Setup of the previous run:
==> flow/design.v <==
`timescale 1ns / 1ps
module uart_rx(
               input               clk          ,		 
               input               rst_n        ,	
               input               din          ,
               output  reg [7:0]    dout         ,		
               output  reg         dout_vld     
               );
parameter    	   BPS	  =	217;	 
reg   [14:0]        cnt0         ;
wire                add_cnt0     ;
wire                end_cnt0     ;
reg   [ 3:0]        cnt1         ;
wire                add_cnt1     ;
wire                end_cnt1     ;
reg                 rx0          ;	
reg                 rx1          ;	
reg                 rx2          ;	
wire                rx_en        ;
reg                 flag_add     ;
always @ (posedge clk or negedge rst_n) begin
	if(!rst_n) begin
		rx0 <= 1'b1;
        rx1 <= 1'b1;
        rx2 <= 1'b1;
	end
	else begin
		rx0 <= din;
        rx1 <= rx0;
        rx2 <= rx1;
	end
end
assign rx_en = rx2 & ~rx1;	
always @(posedge clk or negedge rst_n)begin
    if(!rst_n)begin
        cnt0 <= 0;
    end
    else if(add_cnt0)begin
        if(end_cnt0)
            cnt0 <= 0;
        else
            cnt0 <= cnt0 + 1;
    end
end
assign add_cnt0 = flag_add;
assign end_cnt0 = add_cnt0 && cnt0==BPS-1 ;
always @(posedge clk or negedge rst_n)begin 
    if(!rst_n)begin
        cnt1 <= 0;
    end
    else if(add_cnt1)begin
        if(end_cnt1)
            cnt1 <= 0;
        else
            cnt1 <= cnt1 + 1;
    end
end
assign add_cnt1 = end_cnt0;
assign end_cnt1 = add_cnt1 && cnt1==9-1 ;  
always @ (posedge clk or negedge rst_n)begin
	if(!rst_n) begin
		flag_add <= 1'b0;
	end
	else if(rx_en) begin		
		flag_add <= 1'b1;	
	end
    else if(end_cnt1) begin		
		flag_add <= 1'b0;	
	end
end
always @ (posedge clk or negedge rst_n)begin
	if(!rst_n) begin
		dout <= 8'd0;
	end
	else if(add_cnt0 && cnt0==BPS/2-1 && cnt1!=0) begin		 
	    dout[cnt1-1]<= rx2 ;
	end
end
always @ (posedge clk or negedge rst_n)begin
	if(!rst_n) begin
		dout_vld <= 1'b0;
	end
    else if(end_cnt1) begin		
		dout_vld <= 1'b1;	
	end
	else begin	
        dout_vld <= 1'b0;			
	end
end
endmodule
`timescale 1ns / 1ps
module uart_tx(
                 input             clk    ,			
                 input             rst_n  ,		
                 input [7:0]       din    ,
                 input             din_vld,	  
                 output reg        rdy    ,   
                 output reg        dout   
             );
parameter         BPS    = 217;
reg   [7:0]       tx_data_tmp;	
reg               flag_add   ;
reg   [14:0]      cnt0       ;
wire              add_cnt0   ;
wire              end_cnt0   ;
reg   [ 3:0]      cnt1       ;
wire              add_cnt1   ;
wire              end_cnt1   ;
wire  [ 9:0]      data       ;
always  @(posedge clk or negedge rst_n)begin
    if(rst_n==1'b0)begin
        flag_add <= 0;
    end
    else if(flag_add==0 && din_vld)begin
        flag_add <= 1;
    end
    else if(end_cnt1)begin
        flag_add <= 0;
    end
end
always @(posedge clk or negedge rst_n)begin
    if(!rst_n)begin
        cnt0 <= 0;
    end
    else if(add_cnt0)begin
        if(end_cnt0)
            cnt0 <= 0;
        else
            cnt0 <= cnt0 + 1;
    end
end
assign add_cnt0 = flag_add;
assign end_cnt0 = add_cnt0 && cnt0==BPS-1 ;
always @(posedge clk or negedge rst_n)begin 
    if(!rst_n)begin
        cnt1 <= 0;
    end
    else if(add_cnt1)begin
        if(end_cnt1)
            cnt1 <= 0;
        else
            cnt1 <= cnt1 + 1;
    end
end
assign add_cnt1 = end_cnt0;
assign end_cnt1 = add_cnt1 && cnt1==10-1 ;
always @ (posedge clk or negedge rst_n) begin
	if(!rst_n) begin
		tx_data_tmp <=8'd0;
	end
	else if(flag_add==1'b0 && din_vld) begin	
		tx_data_tmp <= din;	
	end
end
always @ (posedge clk or negedge rst_n) begin
	if(!rst_n) begin
		dout <= 1'b1;
	end
	else if(add_cnt0 && cnt0==1-1)begin
        dout<= data[cnt1];
    end 
end
assign  data = {1'b1,tx_data_tmp,1'b0};  
always  @(*)begin
    if(din_vld || flag_add)
        rdy = 1'b0;
    else
        rdy = 1'b1;
end
endmodule
module  uart_top(
								input  clk,
								input  rst_n,
								input  din,
								input sw8,
								output  reg  [23:0] pic_out,
								output  reg [16:0] addr,
								output  reg wr_ram,
								output  tx,
								output  reg pic_done,    
								output  reg  pic_download,    
								output  reg [7:0] rgb_led
								);
	wire   dout_vld;
	wire  [7:0] dout;
	reg [3:0] code_p;
	reg  [4:0]  cnt;
	reg  [3:0]  state;
	wire  [3:0]  code;
	wire [7:0]  temp;
	reg [23:0] pic_reg;
	parameter  monitor=0;   
	parameter  second=1 ;
	parameter  third=2 ;
	parameter   fouth=3;
	parameter   fiveth=4;
	parameter   sixth=5;
	parameter   send=6;
	parameter   stop=7;
	assign temp=(dout>8'd57)?(dout-8'd87):(dout-8'd48);
	assign code=temp[3:0];
	always  @ (posedge clk or negedge rst_n)
	    begin
			if  (!rst_n)
			   begin
			      state<=monitor;
				  wr_ram<=1;
				  pic_out<=0;
				  addr<=0;
				  pic_done<=0;
				  end
			else
	case (state)
	monitor:	begin
				   if (dout_vld)
						begin
						    wr_ram<=1;	
							pic_reg[23:20]<=code;
							state<=second;
							code_p<=code;
						end
				 else
				          state<=monitor;
					end
	second:	begin
					if (dout_vld)
							begin
								pic_reg[19:16]<=code;
								state<=third;
								rgb_led<={code_p,code};
							end
					else
							state<=second;
					end
		third:		begin
					if (dout_vld)
						begin
							pic_reg[15:12]<=code;
							state<=fouth;
							code_p<=code;
						end
					else
						state<=third;
					end
		fouth:		begin
					if (dout_vld)
						begin
							pic_reg[11:8]<=code;
							state<=fiveth;
							rgb_led<={code_p,code};
						end
					else
						state<=fouth;
					end
		fiveth:		begin
					if (dout_vld)
						begin
							pic_reg[7:4]<=code;
							state<=sixth;
							code_p<=code;
						end
					else
						state<=fiveth;
					end
        sixth:		begin
					if (dout_vld)
						begin
							pic_reg[3:0]<=code;
							state<=send;
							rgb_led<={code_p,code};
						end
					else
						state<=sixth;
					end
		send: 	 begin
						wr_ram<=0;
						pic_out<=pic_reg;
						if (addr<479)
							begin
								addr<=addr+1;								
								pic_done<=0;
								state<=monitor;
							end
			         else if (addr==479)
					        begin								 
							     addr<=0;		
								 pic_done<=1;
								 state<=stop;								
							end	 
						end
		stop:  begin
					if  (sw8==1)
					    state<=monitor;
					else
						begin
						state<=stop;
						end
				  end
		     endcase
		end
		always  @ (posedge  clk or negedge rst_n)
		    begin
				if (!rst_n)
					cnt<=0;
				else if (state==send)
				    cnt<=cnt+1;
			    else 
					cnt<=cnt;
			end
		always  @ (posedge  clk or negedge rst_n)
			begin
				if (!rst_n)
					pic_download<=1;
		   else if (cnt>=15)
					pic_download<=0;
			else
					pic_download<=1;
			end
		uart_rx #(.BPS(16)) uart_rx(
								.clk(clk),
								.rst_n(rst_n),
								.din(din),
								.dout(dout),
								.dout_vld(dout_vld)
								);
	   uart_tx #(.BPS(16)) uart_tx(
                              .clk(clk)    ,			
                              .rst_n(rst_n)  ,		
							  .din_vld(dout_vld)    ,
							  .din(dout),
							  .dout(tx),
							  .rdy()
							); 
		endmodule 
==> flow/config.mk <==
export PLATFORM = sky130hd
export DESIGN_NAME = uart_top
export DESIGN_NICKNAME = uart_top
export VERILOG_FILES = /design/flow/design.v
export SDC_FILE = /design/flow/constraint.sdc
export NUM_CORES = 4
export LEC_CHECK = 0
export CAP_MARGIN = 20
export CELL_PAD_IN_SITES_DETAIL_PLACEMENT = 1
export CORE_ASPECT_RATIO = 0.5
export CORE_MARGIN = 9
export CORE_UTILIZATION = 48
export CTS_CLUSTER_DIAMETER = 375
export CTS_CLUSTER_SIZE = 100
export SLEW_MARGIN = 20
==> flow/constraint.sdc <==
create_clock -name core_clock -period 10.0 [get_ports {clk}]
set_input_delay 2.0000 -clock core_clock [delete_from_list [all_inputs] [get_ports {clk}]]
set_output_delay 2.0000 -clock core_clock [all_outputs]
set_load 0.01 [all_outputs]
run.sh (not shown) runs the stock make flow with config.mk's settings and CLKGATE_MAP_FILE=.
Edits applied to the flow inputs when going from the previous run to the current run:
# the previous run
export LEC_CHECK = 0
export CAP_MARGIN = 20
export CELL_PAD_IN_SITES_DETAIL_PLACEMENT = 1
export CORE_ASPECT_RATIO = 0.5
export CORE_MARGIN = 9
export CORE_UTILIZATION = 48
export CTS_CLUSTER_DIAMETER = 375
export CTS_CLUSTER_SIZE = 100
export SLEW_MARGIN = 20
create_clock -name core_clock -period 10.0 [get_ports {clk}]
# the current run
export LEC_CHECK = 0
export ABC_AREA = 1
export CAP_MARGIN = 20
export CELL_PAD_IN_SITES_GLOBAL_PLACEMENT = 1
export CORE_MARGIN = 2
export CORE_UTILIZATION = 40
export GPL_ROUTABILITY_DRIVEN = 1
export MAX_ROUTING_LAYER = met4
export SLEW_MARGIN = 25
create_clock -name core_clock -period 10.0 [get_ports {clk}]
Findings:
Diff the previous run -> the current run: number of placed instances with taps included went up, total power draw higher, signal arrival time at the worst endpoint shows a reduction of 0.40 ns, placement-stage cell area now larger, non-clock inverter count in the final layout rose by 78. Delta (the current run minus the previous run): register share of total power shrank by 1.9 points; total leakage power increased about 9%. Compared with the previous run, in the current run synthesized cell count shows an increase of 219, aggregate routed wire length decreased 240 um. sky130_fd_sc_hd__a31oi_1 as the standard cell with the maximum stage delay on the critical path was reported by the current run, and sky130_fd_sc_hd__dfrtp_1 by the previous run.
Power is estimated from default activity; no workload was simulated.
